== run A ==
==> flow/design.v (excerpt) <==
module MatrixMultUnit(
  input wire reset_n                      ,  
  input wire clk                          ,
  input wire dut_valid                    , 
  output wire dut_ready                   ,
  output wire                           dut__tb__sram_input_write_enable  ,
  output wire [16-1 : 0     ]   dut__tb__sram_input_write_address ,
  output wire [32-1 : 0     ]   dut__tb__sram_input_write_data    ,
  output reg  [16-1 : 0     ]   dut__tb__sram_input_read_address  , 
  input  wire [32-1 : 0     ]   tb__dut__sram_input_read_data     ,     
  output wire                           dut__tb__sram_weight_write_enable  ,
  output wire [16-1 : 0     ]   dut__tb__sram_weight_write_address ,
  output wire [32-1 : 0     ]   dut__tb__sram_weight_write_data    ,
  output reg  [16-1 : 0     ]   dut__tb__sram_weight_read_address  , 
  input  wire [32-1 : 0     ]   tb__dut__sram_weight_read_data     ,     
  output wire                           dut__tb__sram_result_write_enable  ,
  output reg  [16-1 : 0     ]   dut__tb__sram_result_write_address ,
  output wire [32-1 : 0     ]   dut__tb__sram_result_write_data    ,
  output reg  [16-1 : 0     ]   dut__tb__sram_result_read_address  , 
  input  wire [32-1 : 0     ]   tb__dut__sram_result_read_data     ,    
  output wire                           dut__tb__sram_scratchpad_write_enable  ,
  output reg  [16-1 : 0     ]   dut__tb__sram_scratchpad_write_address ,
  output wire [32-1 : 0     ]   dut__tb__sram_scratchpad_write_data    ,
  output reg  [16-1 : 0     ]   dut__tb__sram_scratchpad_read_address  , 
  input  wire [32-1 : 0     ]   tb__dut__sram_scratchpad_read_data  
);
parameter one_address_offset = 12'h1;
parameter idle_state = 4'd0;
parameter get_dimension_state = 4'd1;
parameter accumulating_state = 4'd2;
parameter writing_state = 4'd3;
parameter next_multiplication_setup_state = 4'd4;
parameter setup_multiplication_2_state = 4'd5;
parameter setup_multiplication_3_state = 4'd6;
  ...
Size in the first run: roughly 410 flip-flops, ~390 I/O pins, ~0.055 sq mm of cells after synthesis.
clock: 6.32 ns
lec_check: 0
cap_margin: 20
core_margin: 2
core_utilization: 66
cts_cluster_diameter: 230
slew_margin: 20
run.sh (not shown) runs the stock make flow with config.mk's settings and CLKGATE_MAP_FILE=.
Layout checks on run A: not met. Flow itself completed; violations: negative setup slack.
For run B, these inputs were changed with respect to run A:
Settings: a deleted CTS_CLUSTER_DIAMETER that had been 230; a change of CORE_UTILIZATION from 66 to 58; a change of the clock period (ns, I/O delays scaled along) from 6.32 to 6.65.
Findings:
Run B and run A: no clean run. Completing all stages was not enough for run A: its layout failed the final checks because of negative setup slack. Taking run B as 1.0, run A lands at 1.5 on number of instances resized during post-cts repair. The fmax in run B was higher than what run A gave. Core utilization at floorplan: run B vs run A down 8.0 points.
--- input diff run B..run C ---
Settings: changing CORE_UTILIZATION from 58 to 68; changing the clock period (ns, I/O delays scaled along) from 6.65 to 8.17.
==> results <==
Run C | status: complete | timing, DRC, antenna: pass. Taking run C as 1.0, run B lands at 2.0 on non-clock buffer count. Run C: pin count of the biggest net entering global routing is 30% higher than what run B reported. When run C is measured against run B, its clock insertion delay at the later pin of the skew report turns out 0.07 ns lower. The vertical die dimension in run B is 1.08 times that in run C. The first-pass GRT wire length in run C sits about 3.7% below the value recorded for run B.
What run D does differently from run C at the input level:
Settings: CORE_UTILIZATION now 59, was 68; the clock period (ns, I/O delays scaled along) now 4.39, was 8.17.
==> results <==
Run D against run C: minimum clock period went down; final standard cell area without fillers went up; final period utilization went up. The layout from run D, despite a flow that completed every stage, fails the layout checks, with the failing checks listed as negative setup slack. Run D vs. run C: number of gates given a new drive strength after cts rose by 508; global-route wire length before repair moved up; area of the chip now sits higher; share of final layout cell area taken by clock buffers and inverters lost 0.22 points.
Inputs modified between run D and run E:
Settings: CORE_UTILIZATION now 66, was 59; CTS_CLUSTER_DIAMETER now 231, previously not set; the clock period (ns, I/O delays scaled along) now 6.7, was 4.39.
Notes after the runs:
- Run E finished every stage; the final checks, however, were not passed, the failures being negative setup slack.
- Cmp run D and run E / setup slack / lower: run D
- Comparing run D and run E, the lower worst setup slack after placement is on run D.
- Relative to run D, the chip height of run E is lower by 17 um.
- Looking at top routing layer in use, the met4 result is from run D; the met5 one comes from run E.
- Compared run D against run E; transition at the pin with the smallest max-transition slack within noise.
- Run E vs run D — placed wire-length estimate after detailed placement dropped by a few percent
- Relative to run D, the via count of run E is lower by about 3.4%.
- Run E against run D: wire length shows a reduction of 6.9%.

---

v37:
Starting RTL as in the previous note.
clock: 10.0 ns
lec_check: 0
abc_area: 0
cap_margin: 20
cell_pad_in_sites_global_placement: 2
core_aspect_ratio: 0.65
core_margin: 5
core_utilization: 71
cts_cluster_diameter: 195
cts_cluster_size: 78
gpl_timing_driven: 0
hold_slack_margin: -0.07
max_routing_layer: met4
setup_slack_margin: -0.08
slew_margin: 20
The flow ended early for v37: it failed with a tool error in 3_1_place_gp_skip_io.
#### Input delta (v29 over v37)
- SETUP_SLACK_MARGIN: -0.08 -> -0.2
- ABC_AREA: 0 -> unset
- CORE_ASPECT_RATIO: 0.65 -> unset
- HOLD_SLACK_MARGIN: -0.07 -> unset
- CORE_MARGIN: 5 -> 2
- CELL_PAD_IN_SITES_GLOBAL_PLACEMENT: 2 -> unset
- CORE_UTILIZATION: 71 -> 40
- CTS_CLUSTER_SIZE: 78 -> unset
- GPL_TIMING_DRIVEN: 0 -> unset
- CTS_CLUSTER_DIAMETER: 195 -> unset
- MAX_ROUTING_LAYER: met4 -> unset
- the clock period (ns, I/O delays scaled along): 10.0 -> 8.17
v29 completed every stage of the flow, and the final layout passed the timing, DRC and antenna checks. On AND-OR/OR-AND share of the synthesized area, v37 and v29 are neck and neck. Die span in x (v29 / v37): 1.06. In terms of synthesized cell count, v29 and v37 differ only marginally. ~same area of the synthesized netlist per yosys stat in v37 and v29. In terms of parity-gate share of the synthesized area counting xor and xnor cells, v37 and v29 differ only marginally. Die area came out higher on v29 than on v37. v37 → v29: standard cell core area increased by about 80% relative to the old numbers, cell area after technology mapping closely matched the old numbers, cell row count increased by 66% relative to the old numbers. Share of the core filled by cells before placement ends up higher on v37.
#### Input delta (v38 over v29)
- a change of CORE_UTILIZATION from 40 to 65
- a change of SETUP_SLACK_MARGIN from -0.2 to 0.75
- an added CTS_CLUSTER_DIAMETER of 325
- a change of the clock period (ns, I/O delays scaled along) from 8.17 to 6.65
Findings:
In the final reports, the cell area of v38 is larger than that of v29.
On area used by sequential logic in the layout, v38 and v29 are neck and neck.
Compared to v29, the router laid down more metal wire for v38.
v29: all stages complete, timing, DRC and antenna checks passed
v38: flow complete, layout not clean; failing: setup timing
Compared to v29, v38 has core footprint about 40% lower.
Relative to v29, insertion delay at the late pin of the worst-skew pair has gone down in v38.
Taking v29 as the reference, in v38 vertical die dimension went down, clock-buffer cell count fell by 8, post-CTS clock slew at the launch and capture registers of the worst setup and hold paths held.
Modified inputs, v12 compared to v38
- SETUP_SLACK_MARGIN: 0.75 -> unset
- ABC_AREA: unset -> 1
- SLEW_MARGIN: 20 -> 35
- CORE_UTILIZATION: 65 -> 19
- CTS_CLUSTER_DIAMETER: 325 -> unset
- the clock period (ns, I/O delays scaled along): 6.65 -> 10.0
### Flow results
In v12 relative to v38, number of cells on the critical path had gone up by more than a quarter. [compare] base=v38 new=v12: met3 track utilization from global routing now smaller, floorplan row count now sits higher, mux cell area share after synthesis shrank by 1.2 points, final area -670 µm². v12: detail-routed via count per cell lower than v38. v12 did not stop at any stage, and its layout met the timing, DRC and antenna checks. Diff v38..v12 | fraction of area in registers | negligible. Diff v38 -> v12 | growth of design area from synthesis to finish | decrease of 6.3 points.
Input changes introduced in v30 (baseline for comparison: v12):
- changing CORE_UTILIZATION from 19 to 40
- changing SLEW_MARGIN from 35 to 25
- setting MAX_ROUTING_LAYER to met4 for the first time
- removing ABC_AREA (formerly 1)
Findings:
NOTE: floorplan core density in v30 exceeds that of v12
v30 against v12: worst setup slack saw a decrease; final area saw a decrease; proportion of cell area occupied by multi-input gates saw an increase.
Compare v12 and v30 | via count of the first global-routing pass lower: v30
Final critical delay including setup and external delays on v30 is behind v12.
Going from v12 to v30, adder-cell area share of the yosys netlist shows an increase of 1.3 points; first-pass GRT wire length shrank by about 14%; non-clock buffer count climbed 9.9%.
--- input diff v30..v48 ---
- CTS_CLUSTER_SIZE now 41, previously not set
- ABC_AREA now 1, previously not set
- SLEW_MARGIN now 20, was 25
- CORE_UTILIZATION now 71, was 40
- the clock period (ns, I/O delays scaled along) now 5.26, was 10.0
Results
v30 finished end to end and its layout was clean on timing, DRC and antenna. v48: it failed with a tool error in 5_1_grt, so there are no final results. The higher width of the chip of v30 and v48 is in v30. Number of distinct standard cells referenced by the synthesized netlist (v48 / v30): 0.77. Chip area (lower): v48. Average cell area after synthesis of v48 falls short of that of v30 by more than 10%. Against v30, v48 reports a fraction of the mapped netlist area in simple logic gates that is higher. Total placed cells including tap cells for v48: 16% up relative to v30. [compare] base=v30 new=v48: number of cell rows fell 32, chip area estimate from yosys synthesis shows an increase of about 4.4%, cell area after synthesis went up about 4.4%, height of the die went down 23%.

---

main:
MatrixMultUnit again, from the RTL that the note above started with.
clock: 6.59 ns
lec_check: 0
abc_area: 1
cap_margin: 5
core_margin: 2
core_utilization: 71
cts_cluster_diameter: 298
cts_cluster_size: 34
slew_margin: 20
main: GRT-0232 in global routing -> run aborted
The following lists how the feature branch was set up differently from main:
# main
export LEC_CHECK = 0
export ABC_AREA = 1
export CAP_MARGIN = 5
export CORE_MARGIN = 2
export CORE_UTILIZATION = 71
export CTS_CLUSTER_DIAMETER = 298
export CTS_CLUSTER_SIZE = 34
export SLEW_MARGIN = 20
create_clock -name core_clock -period 6.59 [get_ports {clk}]
# the feature branch
export LEC_CHECK = 0
export CAP_MARGIN = 20
export CORE_MARGIN = 2
export CORE_UTILIZATION = 69
export SLEW_MARGIN = 20
create_clock -name core_clock -period 15.0 [get_ports {clk}]
Notes after the runs:
Per the comparison of the feature branch with main, number of levels in the clock H-tree increased 1; multiplexer area fraction after synthesis went up; die size now sits lower; die extent in y moved down. Of main and the feature branch, only main never reached the final stage. No final results exist for main, since it was stopped by error GRT-0232 during global routing.

---

Starting RTL as in the previous note.
Settings: LEC_CHECK=0, ABC_AREA=1, CAP_MARGIN=20, CORE_MARGIN=2, CORE_UTILIZATION=71, CTS_CLUSTER_DIAMETER=61, CTS_CLUSTER_SIZE=39, GPL_ROUTABILITY_DRIVEN=1, MAX_ROUTING_LAYER=met4, PLACE_DENSITY=0.62, SETUP_SLACK_MARGIN=-0.33, SLEW_MARGIN=20, TNS_END_PERCENT=100; clock period 5.97 ns.
The first run failed in global routing with GRT-0116.
==> next run, changes <==
- ABC_AREA: 1 -> unset
- CTS_CLUSTER_DIAMETER: 61 -> unset
- CTS_CLUSTER_SIZE: 39 -> 34
- GPL_ROUTABILITY_DRIVEN: 1 -> unset
- MAX_ROUTING_LAYER: met4 -> unset
- PLACE_DENSITY: 0.62 -> unset
- SETUP_SLACK_MARGIN: -0.33 -> unset
- TNS_END_PERCENT: 100 -> unset
- clock period: 5.97 -> 6.59 ns (I/O delays scaled with it)
=> The changed run finished but failed the layout checks on setup timing; synthesized area went down by a few percent; die area is lower by a few percent; synthesized cell count went down by about a fifth.
==> next run, changes <==
- CAP_MARGIN: 20 -> 15
- CTS_CLUSTER_SIZE: 34 -> 41
- HOLD_SLACK_MARGIN: unset -> -0.09
=>
- The new run finished with setup timing left
- wire length is unchanged
- worst setup slack does not change
- die area stays the same
- cell area does not change
==> next run, changes <==
- HOLD_SLACK_MARGIN: -0.09 -> unset
- SETUP_SLACK_MARGIN: unset -> 1.96
After rerunning: The changed run finished but fails on setup timing. Design area increases by 3.4%. Routed wire length rose by 10%. Area after synthesis stays the same.
==> next run, changes <==
- CAP_MARGIN: 15 -> 20
- CORE_UTILIZATION: 71 -> 40
- CTS_CLUSTER_SIZE: 41 -> unset
- SETUP_SLACK_MARGIN: 1.96 -> unset
- clock period: 6.59 -> 10.0 ns (I/O delays scaled with it)
Outcome:
- Now the flow passed the timing, DRC and antenna checks
- routed wire length came out lower by 19%
- setup slack gains 3.3 ns
- core utilization fell by 43 points
- critical path depth climbs by 2
- non-clock buffer count shrinks by 442
- first-iteration DRC count fell by 61%
- sequential cell count does not change
- global-route usage fell by 24 points
==> next run, changes <==
- clock period: 10.0 -> 8.17 ns (I/O delays scaled with it)
The changed run went through all stages and came out clean.
Global-route usage decreases by 0.53 points.
Final area stays flat.
Die size does not change.

---

Setup of job 101:
Starting RTL as in the previous note.
// MatrixMultUnit
module MatrixMultUnit(
  input wire reset_n                      ,  
  input wire clk                          ,
  input wire dut_valid                    , 
  output wire dut_ready                   ,
  output wire                           dut__tb__sram_input_write_enable  ,
  output wire [16-1 : 0     ]   dut__tb__sram_input_write_address ,
  output wire [32-1 : 0     ]   dut__tb__sram_input_write_data    ,
  output reg  [16-1 : 0     ]   dut__tb__sram_input_read_address  , 
  input  wire [32-1 : 0     ]   tb__dut__sram_input_read_data     ,     
  output wire                           dut__tb__sram_weight_write_enable  ,
  output wire [16-1 : 0     ]   dut__tb__sram_weight_write_address ,
  output wire [32-1 : 0     ]   dut__tb__sram_weight_write_data    ,
  output reg  [16-1 : 0     ]   dut__tb__sram_weight_read_address  , 
  input  wire [32-1 : 0     ]   tb__dut__sram_weight_read_data     ,     
  output wire                           dut__tb__sram_result_write_enable  ,
  output reg  [16-1 : 0     ]   dut__tb__sram_result_write_address ,
  output wire [32-1 : 0     ]   dut__tb__sram_result_write_data    ,
  output reg  [16-1 : 0     ]   dut__tb__sram_result_read_address  , 
  input  wire [32-1 : 0     ]   tb__dut__sram_result_read_data     ,    
  output wire                           dut__tb__sram_scratchpad_write_enable  ,
  output reg  [16-1 : 0     ]   dut__tb__sram_scratchpad_write_address ,
  output wire [32-1 : 0     ]   dut__tb__sram_scratchpad_write_data    ,
  output reg  [16-1 : 0     ]   dut__tb__sram_scratchpad_read_address  , 
  input  wire [32-1 : 0     ]   tb__dut__sram_scratchpad_read_data  
);
make LEC_CHECK=0 CAP_MARGIN=15 CORE_MARGIN=2 CORE_UTILIZATION=71 CTS_CLUSTER_SIZE=41 SETUP_SLACK_MARGIN=-0.42 SLEW_MARGIN=20 finish   # period 6.25 ns
Job 101 did not finish: a tool error stopped it during global routing (5_1_grt).
The inputs of job 102 differ from those of job 101 as listed below.
Settings: an added CTS_CLUSTER_DIAMETER of 325; a change of SETUP_SLACK_MARGIN from -0.42 to -0.64; a deleted CTS_CLUSTER_SIZE that had been 41; a change of CORE_UTILIZATION from 71 to 68; a change of the clock period (ns, I/O delays scaled along) from 6.25 to 6.65.
==> results <==
Stage in which a tool error killed job 101: global routing (5_1_grt).
Job 102 -> stages 100% | layout checks FAIL | negative setup slack
Taking job 101 as the reference, in job 102 horizontal die dimension climbed about 2.2%; area of placed instances dropped 1500 um2.
Between job 102 and job 101, the die area is lower for job 101.
Against job 101, placement-stage worst setup slack in job 102 came out better.
Here is what was changed in the inputs of job 103 compared with job 102.
Settings: changing SETUP_SLACK_MARGIN from -0.64 to 0.81; setting CTS_CLUSTER_SIZE to 41 for the first time; changing CORE_UTILIZATION from 68 to 71; removing CTS_CLUSTER_DIAMETER (formerly 325); changing the clock period (ns, I/O delays scaled along) from 6.65 to 6.59.
## What came out
Job 103 against job 102: register area share after synthesis has remained practically unchanged; TritonCTS buffer count decreased about 3.8%; detailed placer's ending HPWL increased about 0.7%; cell row count went down 2; number of H-tree branching levels neither gained nor lost much.
Comparing job 102 against job 103, there is no change at all in post-synthesis cell count from yosys.
Diff job 102..job 103 | number of cells after detailed placement | negligible
Area of the chip (lower): job 103
Job 103 did not finish: a tool error stopped it during global routing (5_1_grt).
Re share of synthesized registers carrying an async set or reset: no difference whatsoever between job 102 and job 103.
--- input diff job 103..job 104 ---
Settings: swapping 0.81 for 1.88 in SETUP_SLACK_MARGIN; swapping 15 for 20 in CAP_MARGIN; putting CTS_CLUSTER_DIAMETER at 28 where nothing was set; swapping 41 for 34 in CTS_CLUSTER_SIZE.
Job 104: it failed during global routing (5_1_grt), and the tool reported GRT-0232. Comparing job 104 against job 103, there is no change at all in total I/O pin count. From job 103 to job 104 the numbers moved as follows: count of buffers added by post-CTS timing repair for setup went down about 1.7%; number of synthesized flops with an enable pin now sits at about the same level. Diff job 104..job 103 | simple-gate share of the synthesized area | unchanged. Compared with job 103, job 104 improves worst setup slack after placement. As far as area after synthesis is concerned, job 103 and job 104 perform about the same.
